== P ==
## cpu
module cpu (
    input  clk,
    input  rst_n,
    input  [31:0] instr,
    input  [31:0] ram_data2,
    input  [10:0] start_pc,
    input  [3:0]  reg_addr,   
    output logic         waiting,
    output logic         ram_w_en1,
    output logic         ram_w_en2,
    output logic [10:0]  ram_addr2,
    output logic [31:0]  ram_in2,
    output logic [31:0]  status_out,
    output logic [31:0]  datapath_out,
    output logic [10:0]  pc_out,
    output logic [31:0]  reg_output
);
Size in the first run: roughly 4500 cells after synthesis, about 48000 um^2 of cells after synthesis.
==> flow/config.mk <==
export PLATFORM = sky130hd
export DESIGN_NAME = cpu
export DESIGN_NICKNAME = cpu
export VERILOG_FILES = /design/flow/design.v
export SDC_FILE = /design/flow/constraint.sdc
export NUM_CORES = 4
export LEC_CHECK = 0
export CAP_MARGIN = 20
export CELL_PAD_IN_SITES_DETAIL_PLACEMENT = 1
export CELL_PAD_IN_SITES_GLOBAL_PLACEMENT = 3
export CORE_ASPECT_RATIO = 0.52
export CORE_MARGIN = 3
export CORE_UTILIZATION = 67
export CTS_CLUSTER_DIAMETER = 328
export CTS_CLUSTER_SIZE = 17
export GPL_ROUTABILITY_DRIVEN = 1
export GPL_TIMING_DRIVEN = 0
export MAX_ROUTING_LAYER = met5
export MIN_ROUTING_LAYER = met2
export PLACE_DENSITY_LB_ADDON = 0.26
export SETUP_SLACK_MARGIN = 1.77
export SLEW_MARGIN = 10
export TNS_END_PERCENT = 15
==> flow/constraint.sdc <==
create_clock -name core_clock -period 7.01 [get_ports {clk}]
set_input_delay 1.4020 -clock core_clock [delete_from_list [all_inputs] [get_ports {clk}]]
set_output_delay 1.4020 -clock core_clock [all_outputs]
set_load 0.01 [all_outputs]
run.sh (not shown) runs the stock make flow with config.mk's settings and CLKGATE_MAP_FILE=.
P never completed, since it errored out during global placement without I/O (3_1_place_gp_skip_io).
--- input diff P..Q ---
Settings: CAP_MARGIN now 40, was 20; CELL_PAD_IN_SITES_GLOBAL_PLACEMENT no longer set, was 3; CTS_CLUSTER_DIAMETER no longer set, was 328; CORE_UTILIZATION now 43, was 67; SLEW_MARGIN now 20, was 10; SETUP_SLACK_MARGIN no longer set, was 1.77; GPL_ROUTABILITY_DRIVEN no longer set, was 1; TNS_END_PERCENT no longer set, was 15; MIN_ROUTING_LAYER no longer set, was met2; CTS_CLUSTER_SIZE no longer set, was 17; CORE_MARGIN now 2, was 3; PLACE_DENSITY_LB_ADDON no longer set, was 0.26; MAX_ROUTING_LAYER no longer set, was met5; CORE_ASPECT_RATIO no longer set, was 0.52; GPL_TIMING_DRIVEN no longer set, was 0; CELL_PAD_IN_SITES_DETAIL_PLACEMENT no longer set, was 1; the clock period (ns, I/O delays scaled along) now 6.59, was 7.01.
Findings:
Q -> stages 100% | layout checks FAIL | negative setup slack
Re synthesized area: no difference whatsoever between Q and P.
Q -> P: area share of and-or/or-and cells after synthesis delta 0, exact match
Delta (Q minus P): summed standard-cell area reported by yosys stayed essentially flat, floorplan core area shows an increase of about 60%, floorplan die height increased by 140 um relative to the old numbers, cell total in the yosys stat output shows no meaningful change, number of placement rows rose 52.
P -> Q: fraction of the yosys area taken by sequential cells delta 0, exact match
The die of Q is larger than the one used in P.
As far as synthesized cell count goes, P and Q are indistinguishable; the numbers are identical.
Q vs. P: floorplan-stage core utilization went down by 25 points.
What R does differently from Q at the input level:
Settings: CORE_UTILIZATION: 43 -> 57; SETUP_SLACK_MARGIN: unset -> 1.63; CAP_MARGIN: 40 -> 20; the clock period (ns, I/O delays scaled along): 6.59 -> 6.75.
[summary]
R ran in full, but the layout does not pass; the checks complain about negative setup slack. R against Q: global-route usage increased 8.5 points; flip-flop and latch power decreased about 3%; number of buffers inserted by post-CTS setup repair increased 6; post-detailed-placement half-perimeter wirelength decreased 21000 um. Comparing R and Q, the higher non-clock buffer total of the final layout is on Q.

## build 3
cpu again, from the RTL that the note above started with.
clock: 10.1 ns
lec_check: 0
abc_area: 1
cap_margin: 20
cell_pad_in_sites_global_placement: 3
core_margin: 2
core_utilization: 48
cts_cluster_size: 55
gpl_routability_driven: 1
hold_slack_margin: 0.03
max_routing_layer: met5
min_routing_layer: met1
setup_slack_margin: 1.45
slew_margin: 15
tns_end_percent: 5
In the summary table, build 3 is marked failed, with error GPL-0301 raised in 3_1_place_gp_skip_io.
[inputs] build 26 vs build 3
Settings: removing HOLD_SLACK_MARGIN (formerly 0.03); changing CAP_MARGIN from 20 to 40; removing TNS_END_PERCENT (formerly 5); changing SLEW_MARGIN from 15 to 20; changing CORE_UTILIZATION from 48 to 44; removing CTS_CLUSTER_SIZE (formerly 55); removing SETUP_SLACK_MARGIN (formerly 1.45); removing GPL_ROUTABILITY_DRIVEN (formerly 1); removing ABC_AREA (formerly 1); removing MIN_ROUTING_LAYER (formerly met1); removing MAX_ROUTING_LAYER (formerly met5); removing CELL_PAD_IN_SITES_GLOBAL_PLACEMENT (formerly 3); changing the clock period (ns, I/O delays scaled along) from 10.1 to 7.02.
==> results <==
| build 26 | all stages done | FAIL | setup timing |
| sequential element share of the synthesized area | lower: build 3 |
Taking build 3 as the reference, in build 26 area fraction in mux cells rose 28 points; horizontal extent of the die +2.8%; post-synth design cell area went down about 3%.
Going from build 3 to build 26, the count of instantiated cells in the yosys netlist was found to have gone down by about 40%.
Build 26 — die height 2.8% higher, build 3 as reference
The die used by build 26 is larger than the one used by build 3.
Delta(synthesized cell count, build 26 - build 3) < 0
Modified inputs, build 92 compared to build 26
Settings: changing CORE_UTILIZATION from 44 to 65; setting TNS_END_PERCENT to 5 for the first time; setting MAX_ROUTING_LAYER to met4 for the first time; changing the clock period (ns, I/O delays scaled along) from 7.02 to 7.78.
==> comparison <==
The final reports for build 92 and build 26 show count of buffers added by post-CTS timing repair for setup lower in the former. Multiplexer area fraction after synthesis: build 26 vs build 92 identical. I/O pin count: build 92 vs build 26 identical. In build 92 relative to build 26, row count had gone down by more than 10%. Going from build 26 to build 92, the die area was shrunk. Going from build 26 to build 92, count of port buffers added during placement flat; worst slack at placement went up by 0.43 ns. As of build 92, placed cell count had fallen by a little under 10% compared to build 26. Build 92 has cell resize tally after clock tree synthesis below what build 26 had. Measured against build 92, the weighted congestion reported at the end of routability-driven placement of build 26 comes out at 0.913 times the reference value. Status(build 92) = ERROR, stage = 5_1_grt.
Relative to build 92, the following input files were edited for build 78:
Settings: CAP_MARGIN changed from 40 to 15; CORE_UTILIZATION changed from 65 to 58; MAX_ROUTING_LAYER removed (was met4); SETUP_SLACK_MARGIN newly set to 1.03; the clock period (ns, I/O delays scaled along) changed from 7.78 to 7.66.
Findings:
Summary of build 78 over build 92: placeable core region climbed 9000 um^2; placer's final routability congestion estimate lost about 4%; number of buffers created by CTS rose about 1.5%; number of placed instances, taps included went up by 76.
To summarise build 78: no stage aborted, but the layout did not pass its checks, failing on setup timing.
Edits applied to the flow inputs when going from build 78 to build 47:
Settings: setting GPL_ROUTABILITY_DRIVEN to 1 for the first time; changing SETUP_SLACK_MARGIN from 1.03 to 1.73; setting PLACE_DENSITY to 0.64 for the first time; setting CTS_CLUSTER_SIZE to 38 for the first time; changing TNS_END_PERCENT from 5 to 10; setting MAX_ROUTING_LAYER to met5 for the first time; changing the clock period (ns, I/O delays scaled along) from 7.66 to 6.59.
[summary]
The flow completed for build 47, but it is not clean: the layout still shows setup timing.
Per the comparison of build 47 with build 78, clock latency on the worst-skew pair has increased, final standard cell utilization of the core has increased, clock-buffer cell count now smaller, clock tree skew after final layout grew by 0.0079 ns.
Looking at routed wire length, build 47 sits above build 78.
Re power drawn by the sequential cells: build 47 is 16% up on build 78.
Vias: build 47 more than build 78
Build 47 has power above what build 78 had.
The run showing the smaller number of signal-net buffers in the layout is build 78.
Setup changes, build 47 to build 98
Settings: removing CTS_CLUSTER_SIZE (formerly 38); removing GPL_ROUTABILITY_DRIVEN (formerly 1); removing TNS_END_PERCENT (formerly 10); changing CORE_UTILIZATION from 58 to 40; removing PLACE_DENSITY (formerly 0.64); removing SETUP_SLACK_MARGIN (formerly 1.73); removing MAX_ROUTING_LAYER (formerly met5); changing CAP_MARGIN from 15 to 40; changing the clock period (ns, I/O delays scaled along) from 6.59 to 11.9.
--- outcome ---
- | build 47 | all stages done | FAIL | setup timing |
- No stage failed in build 98, and the final checks on the layout all came back clean.
- Via count normalized by instance count, build 98 and build 47: lower on build 98
- [compare] base=build 47 new=build 98: proportion of final cell area spent on non-clock buffers shows a reduction of 10 points; final setup violation count moved down.
- Utilization (lower): build 98
- Comparing build 98 and build 47, the higher filler cell count in the final layout is on build 98.
- Re clock share of power: build 47 was lower than build 98.
- Buffer and inverter count on the worst path | build 98 below build 47
- Looking only at cell resize tally after clock tree synthesis, and setting everything else aside, the higher value of build 98 and build 47 goes to build 47.

Starting RTL as in the previous note.
export LEC_CHECK = 0
export CAP_MARGIN = 0
export CELL_PAD_IN_SITES_DETAIL_PLACEMENT = 0
export CORE_ASPECT_RATIO = 1.44
export CORE_MARGIN = 6
export CORE_UTILIZATION = 25
export CTS_CLUSTER_DIAMETER = 352
export CTS_CLUSTER_SIZE = 33
export GPL_ROUTABILITY_DRIVEN = 0
export GPL_TIMING_DRIVEN = 0
export MAX_ROUTING_LAYER = met5
export MIN_ROUTING_LAYER = met2
export PLACE_DENSITY = 0.87
export SLEW_MARGIN = 20
export TNS_END_PERCENT = 35
create_clock -name core_clock -period 15.5 [get_ports {clk}]
The baseline died in global routing, error GRT-0116.
Edit:
- CAP_MARGIN: 0 -> 40
- CELL_PAD_IN_SITES_DETAIL_PLACEMENT: 0 -> default
- CORE_ASPECT_RATIO: 1.44 -> default
- CORE_MARGIN: 6 -> 2
- CORE_UTILIZATION: 25 -> 72
- CTS_CLUSTER_DIAMETER: 352 -> 97
- GPL_ROUTABILITY_DRIVEN: 0 -> default
- GPL_TIMING_DRIVEN: 0 -> default
- MAX_ROUTING_LAYER: met5 -> default
- MIN_ROUTING_LAYER: met2 -> default
- PLACE_DENSITY: 0.87 -> 0.65
- SETUP_SLACK_MARGIN: default -> 2.45
- TNS_END_PERCENT: 35 -> default
- clock period: 15.5 -> 8.52 ns (I/O delays scaled with it)
- The new run aborted during global routing with GRT-0232
- area after synthesis stays the same
- synthesized cell count stays the same
- die area came out lower by 66%
Edit:
- CORE_UTILIZATION: 72 -> 58
- CTS_CLUSTER_DIAMETER: 97 -> default
- CTS_CLUSTER_SIZE: 33 -> default
- PLACE_DENSITY: 0.65 -> default
- SETUP_SLACK_MARGIN: 2.45 -> default
- TNS_END_PERCENT: default -> 5
- clock period: 8.52 -> 9.5 ns (I/O delays scaled with it)
Outcome: The changed run finished with timing, DRC and antenna clean. Synthesized area does not change. Die area came out higher by 24%. Synthesized cell count does not change.
Edit:
- CORE_UTILIZATION: 58 -> 72
- CTS_CLUSTER_SIZE: default -> 33
- SETUP_SLACK_MARGIN: default -> 2.31
- TNS_END_PERCENT: 5 -> default
- clock period: 9.5 -> 7.78 ns (I/O delays scaled with it)
Now the flow stopped in global routing, error GRT-0116.
Synthesized area stays the same.
Die area decreases by about 20%.
Synthesized cell count does not change.
Edit:
- CAP_MARGIN: 40 -> 15
- CORE_UTILIZATION: 72 -> 65
- CTS_CLUSTER_SIZE: 33 -> 37
- SETUP_SLACK_MARGIN: 2.31 -> -0.72
- TNS_END_PERCENT: default -> 5
- clock period: 7.78 -> 7.66 ns (I/O delays scaled with it)
Result:
- The new run stopped in global routing, error GRT-0232
- area after synthesis is unchanged
- die size rises by 11%
- synthesized cell count stays the same
Edit:
- CORE_UTILIZATION: 65 -> 68
- CTS_CLUSTER_DIAMETER: default -> 29
- CTS_CLUSTER_SIZE: 37 -> 35
- MAX_ROUTING_LAYER: default -> met4
- SETUP_SLACK_MARGIN: -0.72 -> 1.93
- TNS_END_PERCENT: 5 -> default
- clock period: 7.66 -> 7.72 ns (I/O delays scaled with it)
Effect:
- The changed run ended with an error in global routing
- die area falls by 4.3%
- synthesized area does not change
- synthesized cell count does not change

job 7082:
Starting RTL as in the previous note.
clock: 8.38 ns
lec_check: 0
abc_area: 0
cap_margin: 40
cell_pad_in_sites_global_placement: 2
core_margin: 2
core_utilization: 54
gpl_routability_driven: 0
gpl_timing_driven: 1
max_routing_layer: met4
min_routing_layer: met1
place_density_lb_addon: 0.28
slew_margin: 20
tns_end_percent: 20
[job 7082] flow finished | final checks: failed | reasons: setup timing
Here is what was changed in the inputs of job 283 compared with job 7082.
Settings: changing CORE_UTILIZATION from 54 to 60; removing GPL_TIMING_DRIVEN (formerly 1); setting CTS_CLUSTER_DIAMETER to 27 for the first time; removing CELL_PAD_IN_SITES_GLOBAL_PLACEMENT (formerly 2); removing ABC_AREA (formerly 0); removing TNS_END_PERCENT (formerly 20); removing PLACE_DENSITY_LB_ADDON (formerly 0.28); removing GPL_ROUTABILITY_DRIVEN (formerly 0); removing MIN_ROUTING_LAYER (formerly met1); setting SETUP_SLACK_MARGIN to 1.63 for the first time; changing CAP_MARGIN from 40 to 20; changing the clock period (ns, I/O delays scaled along) from 8.38 to 6.75.
==> results <==
- Diff job 7082..job 283 | post-synthesis share of cell area spent on full adders, half adders and majority gates | unchanged
- Job 283 did not finish; the tool stopped in global routing (5_1_grt) with error GRT-0116.
- Job 283 falls short of job 7082 in total half-perimeter wirelength after legalization and detailed placement.
- Sort job 283 and job 7082 by y dimension of the die asc -> top: job 283
- Relative to job 7082, the number of standard-cell rows in the floorplan measured on job 283 has decreased by a few percent.
- Re area after synthesis: no difference whatsoever between job 283 and job 7082.
- Looking only at total setup buffers inserted after CTS, and setting everything else aside, the higher value of job 283 and job 7082 goes to job 283.
- Across both runs, minimum setup slack after placement was lower for job 283 than for job 7082.
- Total clock buffers created by CTS (job 7082 / job 283): 0.48
- Changes observed in job 283 relative to job 7082: area after detailed placement has increased, placed instance count has increased.

== run 1 ==
Starting RTL as in the previous note.
## cpu
module cpu (
    input  clk,
    input  rst_n,
    input  [31:0] instr,
    input  [31:0] ram_data2,
    input  [10:0] start_pc,
    input  [3:0]  reg_addr,   
    output logic         waiting,
    output logic         ram_w_en1,
    output logic         ram_w_en2,
    output logic [10:0]  ram_addr2,
    output logic [31:0]  ram_in2,
    output logic [31:0]  status_out,
    output logic [31:0]  datapath_out,
    output logic [10:0]  pc_out,
    output logic [31:0]  reg_output
);
    logic [31:0] instr_reg;
    logic [3:0]  cond;            
    logic [6:0]  opcode;          
    logic        en_status_decode;  
    logic [3:0]  rn, rd, rs, rm;  
    logic [1:0]  shift_op;        
    logic [4:0]  imm5;            
    logic [11:0] imm12;           
    logic [23:0] imm24;           
    logic        P, U, W;         
    logic [3:0] rt;
    assign rt = rd;
    logic [31:0] status_out_dp;
    logic [31:0] datapath_out_dp;
    logic [31:0] str_data_dp;
    logic [10:0] pc_out_dp;
    logic [31:0] reg_output_dp;
    logic        waiting_ctrl;
    logic        w_en1, w_en2, w_en_ldr, sel_load_LR;
    logic [1:0]  sel_A_in, sel_B_in, sel_shift_in;
    logic        en_A, en_B, en_C, en_S;
  ...
Settings: LEC_CHECK=0, CAP_MARGIN=30, CORE_ASPECT_RATIO=0.91, CORE_MARGIN=2, CORE_UTILIZATION=61, GPL_ROUTABILITY_DRIVEN=1, MAX_ROUTING_LAYER=met5, PLACE_DENSITY=0.64, SETUP_SLACK_MARGIN=1.52, SLEW_MARGIN=20, TNS_END_PERCENT=10; clock period 5.09 ns.
Run 1 got as far as global routing (5_1_grt), where a tool error ended the run.
#### Input delta (run 2 over run 1)
Settings: PLACE_DENSITY removed (was 0.64); MAX_ROUTING_LAYER removed (was met5); CORE_UTILIZATION changed from 61 to 43; SETUP_SLACK_MARGIN removed (was 1.52); CAP_MARGIN changed from 30 to 40; GPL_ROUTABILITY_DRIVEN removed (was 1); TNS_END_PERCENT removed (was 10); CORE_ASPECT_RATIO removed (was 0.91); the clock period (ns, I/O delays scaled along) changed from 5.09 to 11.9.
Having completed the whole flow, run 2 delivered a layout that passed the timing, design-rule and antenna checks.
| vertical die dimension | lower: run 1 |
Total cell area reported by yosys after synthesis came out exactly the same in run 2 and run 1.
The pre-CTS setup slack in run 2 was higher than what run 1 gave.
Input changes introduced in run 3 (baseline for comparison: run 2):
Settings: SETUP_SLACK_MARGIN newly set to 1.15; CTS_CLUSTER_DIAMETER newly set to 97; CTS_CLUSTER_SIZE newly set to 33; CORE_UTILIZATION changed from 43 to 72; the clock period (ns, I/O delays scaled along) changed from 11.9 to 8.52.
[summary]
- Run 3 failed in global routing (5_1_grt) with GRT-0232.
- Final HPWL from detailed placement in run 3 vs run 2: up about 2.7%
- Diff run 2 -> run 3: final weighted congestion of routability-driven global placement shows an increase of 18%, worst slack at placement -1230 ps.
- Post-cts resize count: run 3 vs run 2 up 310
- Initial core utilization ended up 30 points higher on run 3 than on run 2.
- Run 3 vs run 2, number of rows in the core area went down by about 23%.
- Summary of run 3 over run 2: area of the core now sits lower, number of buffers inserted by post-CTS setup repair now larger.
- Post-synth tally of flip-flops with integrated enable: run 3 vs run 2 — no meaningful difference
> inputs changed (run 3 -> run 4)
Settings: PLACE_DENSITY newly set to 0.38; CTS_CLUSTER_SIZE changed from 33 to 98; TNS_END_PERCENT newly set to 5; CTS_CLUSTER_DIAMETER changed from 97 to 356; CORE_UTILIZATION changed from 72 to 67; SETUP_SLACK_MARGIN removed (was 1.15); the clock period (ns, I/O delays scaled along) changed from 8.52 to 6.59.
Results
- Tool error GRT-0228 stopped run 4 during global routing (5_1_grt); no final results.
- From run 3 to run 4, count of state elements after synthesis did not move at all.
- Run 4 against run 3: horizontal extent of the die now sits higher, HPWL after detailed placement rose by 11%, total number of placement rows rose by 4.3%.
- Sequential-to-total area share from yosys stat: run 4 vs run 3, no meaningful difference
- Run 4 vs. run 3: post-placement worst setup slack dropped 1770 ps; instance area at placement climbed about 5.5%; CTS buffer count dropped 16; post-synth area from yosys stat barely changed.
- Pre-placement core utilization | run 4 below run 3
[inputs] run 5 vs run 4
Settings: changing PLACE_DENSITY from 0.38 to 0.41.
## What came out
Run 5 is listed as incomplete: the tool reported an error in global routing (5_1_grt) and the run ended there.
Reported for run 4 and run 5, x dimension of the die turned out identical to the last digit.
Diff run 4..run 5 | gate count of the mapped netlist | unchanged
Between run 5 and run 4, the count of cells resized by post-cts repair figures differ only marginally.
The half-perimeter wire length of the detailed placement result was comparable across run 4 and run 5.
Reported for run 4 and run 5, post-synthesis sequential element count turned out identical to the last digit.
Cell area after technology mapping: run 5 vs run 4, no meaningful difference
As far as die area goes, run 4 and run 5 are indistinguishable; the numbers are identical.
Run 5 against run 4: final weighted congestion in routability-driven placement now sits at about the same level; total I/O pin count held; xor and xnor area share after synthesis was more or less identical.
Power figures rest on the tool's default switching activity, not on a simulated workload.
